==> inputs of v14 <==
==> flow/design.v <==
`timescale 1ns / 1ps
module change(
input clk,
input [9:0] n,
output reg[7:0]s1,
output reg[7:0]s2,
output reg[7:0]s3
    );
parameter zero = 8'b11000000;  
parameter one = 8'b11111001;   
parameter two = 8'b10100100;   
parameter three = 8'b10110000; 
parameter four = 8'b10011001;  
parameter five = 8'b10010010;  
parameter six = 8'b10000010;   
parameter seven = 8'b11111000; 
parameter eight = 8'b10000000; 
parameter nine = 8'b10010000;  
always@(posedge clk)begin
    case(n/100)
         0: s1<=zero;
         1: s1<=one;
         2: s1<=two;
         3: s1<=three;
         4: s1<=four;
         5: s1<=five;
         6: s1<=six;
         7: s1<=seven;
         8: s1<=eight;
         9: s1<=nine;
    endcase
    case((n-(n/100)*100)/10)
         0: s2<=zero;
         1: s2<=one;
         2: s2<=two;
         3: s2<=three;
         4: s2<=four;
         5: s2<=five;
         6: s2<=six;
         7: s2<=seven;
         8: s2<=eight;
         9: s2<=nine;
    endcase
    case(n-(n/100)*100-((n-(n/100)*100)/10)*10)
         0: s3<=zero;
         1: s3<=one;
         2: s3<=two;
         3: s3<=three;
         4: s3<=four;
         5: s3<=five;
         6: s3<=six;
         7: s3<=seven;
         8: s3<=eight;
         9: s3<=nine;
        endcase
end
endmodule
`timescale 1ns / 1ps
module turn(
input clk,rst,sw,
input [0:0]next,
input [3:0]n,  
output [9:0] num, 
output reg signed [31:0] n1,
output reg signed [31:0] n2,
output reg signed [31:0] n3,
output reg[7:0] show1,
output reg[7:0]show2,
output reg[7:0]show3
    );
reg [2:0]state,next_state;
parameter zero = 8'b11000000;  
parameter one = 8'b11111001;   
parameter two = 8'b10100100;   
parameter three = 8'b10110000; 
parameter four = 8'b10011001;  
parameter five = 8'b10010010;  
parameter six = 8'b10000010;   
parameter seven = 8'b11111000; 
parameter eight = 8'b10000000; 
parameter nine = 8'b10010000;  
parameter none=8'b11110111;
parameter start=3'b000;
parameter bai=3'b000;
parameter shi=3'b010;
parameter ge=3'b011;
reg [0:0]o;
reg flag1;
reg flag2;
reg e;
always@(posedge clk)
 if(n==12)e<=1'b1;
 else e<=1'b0;
wire [0:0]flag_out;
assign flag_out = (!flag2) && flag1;
always@(posedge clk)begin
	if(rst==1)begin
		flag1 <= 1'b0;
		flag2 <= 1'b0;
	end
	else begin
		flag1 <= e;
		flag2 <= flag1 ;
	end
end
always@(posedge clk)
    if(rst)begin   
        state<=bai;
    end
    else
    if(flag_out&&sw)
              state<=next_state;
always@(posedge clk)
    if(rst) next_state<=bai;
    else
    if(sw)
    case(state)
        bai:
            next_state<=shi;
        shi:
            next_state<=ge;
        ge:
            next_state<=bai;
    endcase
assign
 num=100*n1+10*n2+n3;
always@(posedge clk)
        if(rst)
        begin 
                n1<=0;
                n2<=0;
                n3<=0;
        end
        else if(sw)begin
        case(state)
                    bai:if(n<=9)n1<=n;
                    shi:if(n<=9)n2<=n;
                    ge:if(n<=9)n3<=n;
                endcase
        end       
always@(posedge clk)
    if(rst)
    begin    
        show1<=none;
        show2<=none;
        show3<=none;
    end
    else if(sw)
    begin
        case(n1)
            0: show1<=zero;
            1: show1<=one;
            2: show1<=two;
            3: show1<=three;
            4: show1<=four;
            5: show1<=five;
            6: show1<=six;
            7: show1<=seven;
            8: show1<=eight;
            9: show1<=nine;
        endcase
        case(n2)
            0: show2<=zero;
            1: show2<=one;
            2: show2<=two;
            3: show2<=three;
            4: show2<=four;
            5: show2<=five;
            6: show2<=six;
            7: show2<=seven;
            8: show2<=eight;
            9: show2<=nine;
        endcase
        case(n3)
            0: show3<=zero;
            1: show3<=one;
            2: show3<=two;
            3: show3<=three;
            4: show3<=four;
            5: show3<=five;
            6: show3<=six;
            7: show3<=seven;
            8: show3<=eight;
            9: show3<=nine;
               endcase
    end  
endmodule
`timescale 1ns / 1ps
module manager(
input clk,rst,rstk,sw,
input [0:0]next,
input [3:0]n,
input [2:0]mode,
input [9:0]moneyget,
input [9:0]timeget,
input swm,
input [0:0]nextt,
output reg[9:0]initial_money,
output reg [9:0]per_money,
output reg[9:0]num_of_park,
output reg[9:0]initial_vipmoney,
output reg [9:0]averagetime,
output reg[63:0]show
    );  
    reg nextti;
integer sumofcar;
reg [9:0]totaltime; 
reg [9:0]totalmoney;  
parameter set=3'b000;   
parameter ok=3'b001; 
parameter fail=3'b010;
parameter simoney=3'b011; 
parameter spmoney=3'b100; 
parameter snopark=3'b101;
parameter svmoney=3'b110;
parameter satime=3'b111;
parameter set_initial_money=3'b001;  
parameter set_per_money=3'b010;  
parameter set_initial_vipmoney=3'b011;  
parameter empty_park=3'b100;  
parameter set_park=3'b101;  
parameter show_money=3'b110;   
parameter zero = 8'b11000000;  
parameter one = 8'b11111001;   
parameter two = 8'b10100100;   
parameter three = 8'b10110000;
parameter four = 8'b10011001;  
parameter five = 8'b10010010;  
parameter six = 8'b10000010;   
parameter seven = 8'b11111000; 
parameter eight = 8'b10000000; 
parameter nine = 8'b10010000;  
parameter _A = 8'b10001000;    
parameter _B = 8'b10000011;    
parameter _C = 8'b11000110;    
parameter _D = 8'b10100001;    
parameter _E = 8'b10000110;    
parameter _F = 8'b10001110;    
parameter _G = 8'b11000010;    
parameter _H = 8'b10001001;    
parameter _I = 8'b11110000;    
parameter _J = 8'b11110001;    
parameter _K = 8'b10001010;    
parameter _L = 8'b11000111;    
parameter _M = 8'b11001000;    
parameter _N = 8'b10101011;    
parameter _O = 8'b10100011;    
parameter _P = 8'b10001100;    
parameter _Q = 8'b10011000;    
parameter _R = 8'b11001110;    
parameter _S = 8'b10110110;    
parameter _T = 8'b10000111;    
parameter _U = 8'b11000001;    
parameter _V = 8'b11100011;   
parameter _W = 8'b10000001;    
parameter _X = 8'b10011011;    
parameter _Y = 8'b10010001;    
parameter _Z = 8'b10100101;    
reg swt;
wire [9:0]num;
wire [3:0]n1t;
wire [3:0]n2t;
wire [3:0]n3t;
wire [7:0]show1t;
wire [7:0]show2t;
wire [7:0]show3t;
reg [2:0]state;
reg [2:0]next_state;
wire[7:0]im1;
wire[7:0]im2;
wire[7:0]im3;
wire[7:0]pm1;
wire[7:0]pm2;
wire[7:0]pm3;
wire[7:0]vim1;
wire[7:0]vim2;
wire[7:0]vim3;
wire[7:0]np1;
wire[7:0]np2;
wire[7:0]np3;
wire[7:0]at1;
wire[7:0]at2;
wire[7:0]at3;
turn t(.clk(clk),.rst(rstk),.sw(swt),.next(nextt),.n(n),.num(num),.n1(n1t),.n2(n2t),.n3(n3t),.show1(show1t),.show2(show2t),.show3(show3t));
change im(.clk(clk),.n(initial_money),.s1(im1),.s2(im2),.s3(im3));
change pm(.clk(clk),.n(per_money),.s1(pm1),.s2(pm2),.s3(pm3));
change vim(.clk(clk),.n(initial_vipmoney),.s1(vim1),.s2(vim2),.s3(vim3));
change np(.clk(clk),.n(num_of_park),.s1(np1),.s2(np2),.s3(np3));
change at(.clk(clk),.n(averagetime),.s1(at1),.s2(at2),.s3(at3));
reg e;
reg flag1;
reg flag2;
wire [0:0]flag_out;
always@(posedge clk)
 if(n==10)e<=1'b1;
 else e<=1'b0;
assign flag_out = (!flag2) && flag1;
always@(posedge clk)begin
	if(rst==1)begin
		flag1 <= 1'b0;
		flag2 <= 1'b0;
	end
	else begin
		flag1 <= e;
		flag2 <= flag1 ;
	end
end
reg flag11;
reg flag22;
wire [0:0]flag_out1;
assign flag_out1 = (!flag22) && flag11;
always@(posedge clk)begin
	if(rst==1)begin
		flag11 <= 1'b0;
		flag22 <= 1'b0;
	end
	else begin
		flag11 <= next;
		flag22 <= flag11 ;
	end
end
always@(posedge clk)    
      if(rst)
         begin
       if(mode==show_money)
            begin
               state<=simoney;
            end
            else begin 
              state<=set;
            end
       end
      else begin
         if(flag_out)begin
            state<=next_state;          
         end
      end
always@(posedge clk)
  if(rst)begin
  initial_money<=9;
          per_money<=5;        
          initial_vipmoney<=8;
          swt<=1'b1;
          num_of_park<=8;
          show<={8'b11111111,_M,_A,_N,_A,_G,_E,_R};    
end
  else 
  if(sw)begin    if(state==ok||state==fail)begin case(state)
   ok:
                                               show<={8'b11111111,_S,_U,_C,_C,_E,_S,_S};
                                           fail:
                                               show<={24'b11111111_11111111_11111111,_E,_R,_R,_O,_R};
                                               endcase
  end
  else if(sw)
                     case(mode)
                         set_initial_money:begin
                             show<={one,32'b11111111_11111111_11111111_11111111,show1t,show2t,show3t};
                             if(next&&num<20)
                             initial_money<=num;
                         end
                         set_per_money:begin
                             show<={two,32'b11111111_11111111_11111111_11111111,show1t,show2t,show3t}; 
                             if(next&&num<20)
                             per_money<=num;
                         end  
                         set_initial_vipmoney:begin
                             show<={three,32'b11111111_11111111_11111111_11111111,show1t,show2t,show3t}; 
                             if(next&&num<20)
                             initial_vipmoney<=num;
                         end
                         empty_park:
                             show<={four,16'b11111111_11111111,_E,_M,_P,_T,_Y}; 
                         set_park:begin
                             show<={five,32'b11111111_11111111_11111111_11111111,show1t,show2t,show3t};
                             if(next&&num<20)
                             num_of_park<=num;
                             end
                         show_money:
                               case(state)
                                          simoney:
                                              show<={one,one,one,16'b11111111_11111111,im1,im2,im3};
                                          spmoney:
                                              show<={two,two,two,16'b11111111_11111111,pm1,pm2,pm3}; 
                                          snopark:
                                              show<={three,three,three,16'b11111111_11111111,np1,np2,np3};
                                          svmoney:
                                              show<={four,four,four,16'b11111111_11111111,vim1,vim2,vim3};
                                          satime: 
                                              show<={seven,seven,seven,16'b11111111_11111111,at1,at2,at3};
                                          default:
                                          show<={one,one,one,16'b11111111_11111111,im1,im2,im3};
                                              endcase
                     endcase    
end
always@(posedge clk)      
    if(rst) next_state<=set;
    else
    begin
                   if(state==ok||state==fail)begin
                   next_state<=set;
                   end
                   else
                        case(mode)
                            set_initial_money:
                             if(num<20)
                                   next_state<=ok;
                                   else  next_state<=fail;
                            set_per_money:
                          if(num<20)
                                   next_state<=ok;
                              else  next_state<=fail;
                            set_initial_vipmoney:
                              if(num<20)
                                   next_state<=ok;
                                   else  next_state<=fail;
                            set_park:
                              if(num<20)
                                   next_state<=ok;
                                 else  next_state<=fail;
                            empty_park:
                                 next_state<=ok;
                            show_money:
                            case(state)
                            simoney:
                                 next_state<=spmoney;
                            spmoney:
                                 next_state<=snopark;
                            snopark:
                                 next_state<=svmoney;
                            svmoney:
                                 next_state<=satime;
                            default:
                                 next_state<= simoney;
                             endcase
                        endcase
                    end
always@(posedge clk)
  if(rst)begin
      totaltime<=0;
      totalmoney<=0;
      sumofcar<=0;
      averagetime<=0;
  end
  else if(swm)begin
      totaltime<=totaltime+timeget;
      totalmoney<=totalmoney+moneyget;
      sumofcar<=sumofcar+1;
      averagetime<=(sumofcar==0) ? 10'd0 : totaltime/sumofcar;
  end
endmodule
==> flow/run.sh <==
#!/bin/bash
# the make line also repeats each setting of config.mk as NAME=value (left out here)
make -C /OpenROAD-flow-scripts/flow DESIGN_CONFIG=/design/flow/config.mk WORK_HOME=/design/flow/orfs CLKGATE_MAP_FILE= finish
==> flow/config.mk <==
export PLATFORM = sky130hd
export DESIGN_NAME = manager
export DESIGN_NICKNAME = manager
export VERILOG_FILES = /design/flow/design.v
export SDC_FILE = /design/flow/constraint.sdc
export NUM_CORES = 4
export LEC_CHECK = 0
export CAP_MARGIN = 10
export CELL_PAD_IN_SITES_GLOBAL_PLACEMENT = 2
export CORE_ASPECT_RATIO = 0.5
export CORE_MARGIN = 9
export CORE_UTILIZATION = 51
export CTS_CLUSTER_DIAMETER = 74
export GPL_ROUTABILITY_DRIVEN = 0
export GPL_TIMING_DRIVEN = 1
export MAX_ROUTING_LAYER = met5
export MIN_ROUTING_LAYER = met1
export PLACE_DENSITY_LB_ADDON = 0.13
export SETUP_SLACK_MARGIN = 2.35
export SLEW_MARGIN = 20
export TNS_END_PERCENT = 70
==> flow/constraint.sdc <==
create_clock -name core_clock -period 170.0 [get_ports {clk}]
set_input_delay 34.0000 -clock core_clock [delete_from_list [all_inputs] [get_ports {clk}]]
set_output_delay 34.0000 -clock core_clock [all_outputs]
set_load 0.01 [all_outputs]
==> v36: changes against v14 <==
==> flow/config.mk (replaced) <==
export PLATFORM = sky130hd
export DESIGN_NAME = manager
export DESIGN_NICKNAME = manager
export VERILOG_FILES = /design/flow/design.v
export SDC_FILE = /design/flow/constraint.sdc
export NUM_CORES = 4
export LEC_CHECK = 0
export CAP_MARGIN = 20
export CELL_PAD_IN_SITES_GLOBAL_PLACEMENT = 2
export CORE_MARGIN = 2
export CORE_UTILIZATION = 72
export CTS_CLUSTER_DIAMETER = 227
export CTS_CLUSTER_SIZE = 89
export GPL_ROUTABILITY_DRIVEN = 0
export GPL_TIMING_DRIVEN = 1
export MAX_ROUTING_LAYER = met5
export MIN_ROUTING_LAYER = met1
export PLACE_DENSITY = 0.37
export SLEW_MARGIN = 20
==> flow/constraint.sdc (replaced) <==
create_clock -name core_clock -period 109.0 [get_ports {clk}]
set_input_delay 21.8000 -clock core_clock [delete_from_list [all_inputs] [get_ports {clk}]]
set_output_delay 21.8000 -clock core_clock [all_outputs]
set_load 0.01 [all_outputs]
==> results <==
Simple-gate area share of the yosys netlist: v36 22.35%; v14 22.35%
Area fraction in xor and xnor cells: v36 7.908%; v14 7.908%
Per-instance average area after synthesis: v36 7.398 sq um; v14 7.398 sq um
# Cells Yosys: v36 9250; v14 9250
Number of placement rows: v36 113; v14 94
Largest type area fraction: v36 20.77%; v14 20.77%
Die Span X: v36 312.3 microns; v14 536.0 microns
Post-synthesis cell type with the largest combined area: v36 sky130_fd_sc_hd__ha_1; v14 sky130_fd_sc_hd__ha_1
Asr flop ratio synth: v36 0%; v14 0%
Synthesized cell area: v36 0.06843 sq mm; v14 0.06843 sq mm
Post-synthesis cell type count: v36 148; v14 148
Flip-flop and latch count after synthesis: v36 293; v14 293
Initial standard-cell utilization of the core: v36 72.35%; v14 51.72%
Adder Share, Synth: v36 21.61%; v14 21.61%
Die footprint: v36 0.09752 sq mm; v14 0.1485 sq mm
Overall die height: v36 312.3 microns; v14 277.0 microns
Placeable Area: v36 0.09459 sq mm; v14 0.1323 sq mm
Yosys-reported design area after synthesis: v36 0.06843 sq mm; v14 0.06843 sq mm
Outcome: v36 aborted with a tool error; v14 timing/DRC/antenna clean
Failing step: v36 global placement without I/O; v14 -
Yosys warnings: v36 6; v14 6
Part of the Yosys area used for sequential elements: v36 10.15%; v14 10.15%
Portion of netlist area occupied by mux cells: v36 4.697%; v14 4.697%
